main:
// x_corr
module x_corr #(parameter xi_bits = 12,
                parameter xq_bits = 12,
                parameter yi_bits = 12,
                parameter yq_bits = 12,
                parameter i_bits = 31,
                parameter q_bits = 31,
                parameter length = 102,
                parameter length_counter_bits = 7,
                parameter out_max_bits = 62
                )
   (input clk,
    input                              rst,
    output                             s_axis_tready,
    input [xi_bits - 1:0]              xi,
    input [xq_bits - 1:0]              xq,
    input [yi_bits - 1:0]              yi,
    input [yq_bits - 1:0]              yq,
    input                              m_axis_tvalid,
    input                              m_axis_tready,
    output [out_max_bits - 1:0]        out_max,
    output [length_counter_bits - 1:0] index,
    output                             s_axis_tvalid
    );
   wire                                s_axis_product_tvalid;
   wire                                m_axis_x_tvalid;
   wire                                m_axis_y_tvalid;
  ...
Size: roughly 690 flip-flops, ~120 I/O pins, ~120000 um2 of cells after synthesis.
Settings: LEC_CHECK=0, CAP_MARGIN=35, CELL_PAD_IN_SITES_DETAIL_PLACEMENT=0, CORE_MARGIN=3, CORE_UTILIZATION=72, CTS_CLUSTER_DIAMETER=52, CTS_CLUSTER_SIZE=14, GPL_ROUTABILITY_DRIVEN=1, MIN_ROUTING_LAYER=met1, PLACE_DENSITY_LB_ADDON=0.18, SETUP_SLACK_MARGIN=0.83, SLEW_MARGIN=20; clock period 7.41 ns.
run.sh (not shown) runs the stock make flow with config.mk's settings and CLKGATE_MAP_FILE=.
What the final checks of main revealed, after a flow that finished every stage, was a layout that fails on negative setup slack.
For the feature branch, these inputs were changed with respect to main:
Settings: a change of PLACE_DENSITY_LB_ADDON from 0.18 to 0.04; a change of CTS_CLUSTER_SIZE from 14 to 13; a change of CTS_CLUSTER_DIAMETER from 52 to 109; a change of SETUP_SLACK_MARGIN from 0.83 to 4.71; a change of CAP_MARGIN from 35 to 20; a change of CORE_MARGIN from 3 to 2; a change of the clock period (ns, I/O delays scaled along) from 7.41 to 15.8.
Findings:
The feature branch ended with every stage complete and zero timing, DRC or antenna violations. The feature branch ends up with lower portion of total power attributed to the clock network than main does. Between main and the feature branch, total of endpoints with negative setup slack in the final report decreased. Fraction of synthesis flops using an asynchronous set or reset pin essentially unchanged between main and the feature branch. The worst hold path stage count on the feature branch is in line with that on main. Final instance area: the feature branch vs main down 17000 um2. Taking main as the reference, in the feature branch post-route total power went down 61%; number of cells on the critical path now sits lower; power per cell area shrank by about 55%. On pre-CTS setup slack: between main and the feature branch, it ends up lower for main. Relative to main, final cell count has decreased by 1328 in the feature branch.


Setup of north:
Starting RTL as in the previous note.
==> flow/config.mk <==
export PLATFORM = sky130hd
export DESIGN_NAME = x_corr
export DESIGN_NICKNAME = x_corr
export VERILOG_FILES = /design/flow/design.v
export SDC_FILE = /design/flow/constraint.sdc
export NUM_CORES = 4
export LEC_CHECK = 0
export ABC_AREA = 1
export CAP_MARGIN = 20
export CELL_PAD_IN_SITES_DETAIL_PLACEMENT = 0
export CORE_MARGIN = 2
export CORE_UTILIZATION = 72
export CTS_CLUSTER_DIAMETER = 252
export CTS_CLUSTER_SIZE = 13
export GPL_ROUTABILITY_DRIVEN = 1
export MIN_ROUTING_LAYER = met1
export SETUP_SLACK_MARGIN = 1.81
export SLEW_MARGIN = 20
==> flow/constraint.sdc <==
create_clock -name core_clock -period 14.8 [get_ports {clk}]
set_input_delay 2.9600 -clock core_clock [delete_from_list [all_inputs] [get_ports {clk}]]
set_output_delay 2.9600 -clock core_clock [all_outputs]
set_load 0.01 [all_outputs]
## Diff of input files: south against north
- CTS_CLUSTER_SIZE: 13 -> unset
- CORE_UTILIZATION: 72 -> 40
- MIN_ROUTING_LAYER: met1 -> unset
- ABC_AREA: 1 -> unset
- CTS_CLUSTER_DIAMETER: 252 -> unset
- SETUP_SLACK_MARGIN: 1.81 -> unset
- GPL_ROUTABILITY_DRIVEN: 1 -> unset
- CELL_PAD_IN_SITES_DETAIL_PLACEMENT: 0 -> unset
- the clock period (ns, I/O delays scaled along): 14.8 -> 9.08
### Flow results
Comparing south and north, the higher shortest clock period the worst path allows after layout was measured on north. Proportion of power drawn by the clock network: higher on south. Final wirelength ended up 14% lower on south than on north.
Input changes introduced in east (baseline for comparison: south):
- an added CTS_CLUSTER_DIAMETER of 398
- an added ABC_AREA of 1
- a change of CORE_UTILIZATION from 40 to 72
- an added CTS_CLUSTER_SIZE of 99
- a change of the clock period (ns, I/O delays scaled along) from 9.08 to 2.02
## What came out
east failed in 5_1_grt with GRT-0232.
Compared to south, east has cell area reported after detailed placement 22% higher.
Of east and south, it is east that has the lower row count.
Post-synthesis adder-cell area fraction: higher on south
Total cell area reported by yosys after synthesis went up by a little under 10% going from south to east.
Re synthesized cell count: south was lower than east.
Re sequential area share after synthesis: south and east aren't equal, and the lower value belongs to east.
Sort south and east by count of placed standard cells including taps desc -> top: east
Net count of the mapped netlist (east / south): 1.3
--- input diff east..west ---
- CTS_CLUSTER_DIAMETER: 398 -> unset
- ABC_AREA: 1 -> unset
- PLACE_DENSITY_LB_ADDON: unset -> 0.2
- CTS_CLUSTER_SIZE: 99 -> unset
- SETUP_SLACK_MARGIN: unset -> 1.57
- the clock period (ns, I/O delays scaled along): 2.02 -> 8.11
Status for west and east: clean finish in west only
east did not finish; the tool stopped in 5_1_grt with error GRT-0232.
Compared to east, west has post-synthesis cell count from yosys about 24% lower.
Per the comparison of west with east, starting utilization of the core area fell by 0.31 points, overall die height lost 4.2%, standard cell core area lost 14000 um^2.
No activity file was given, so power comes from the tool's default toggle rates.
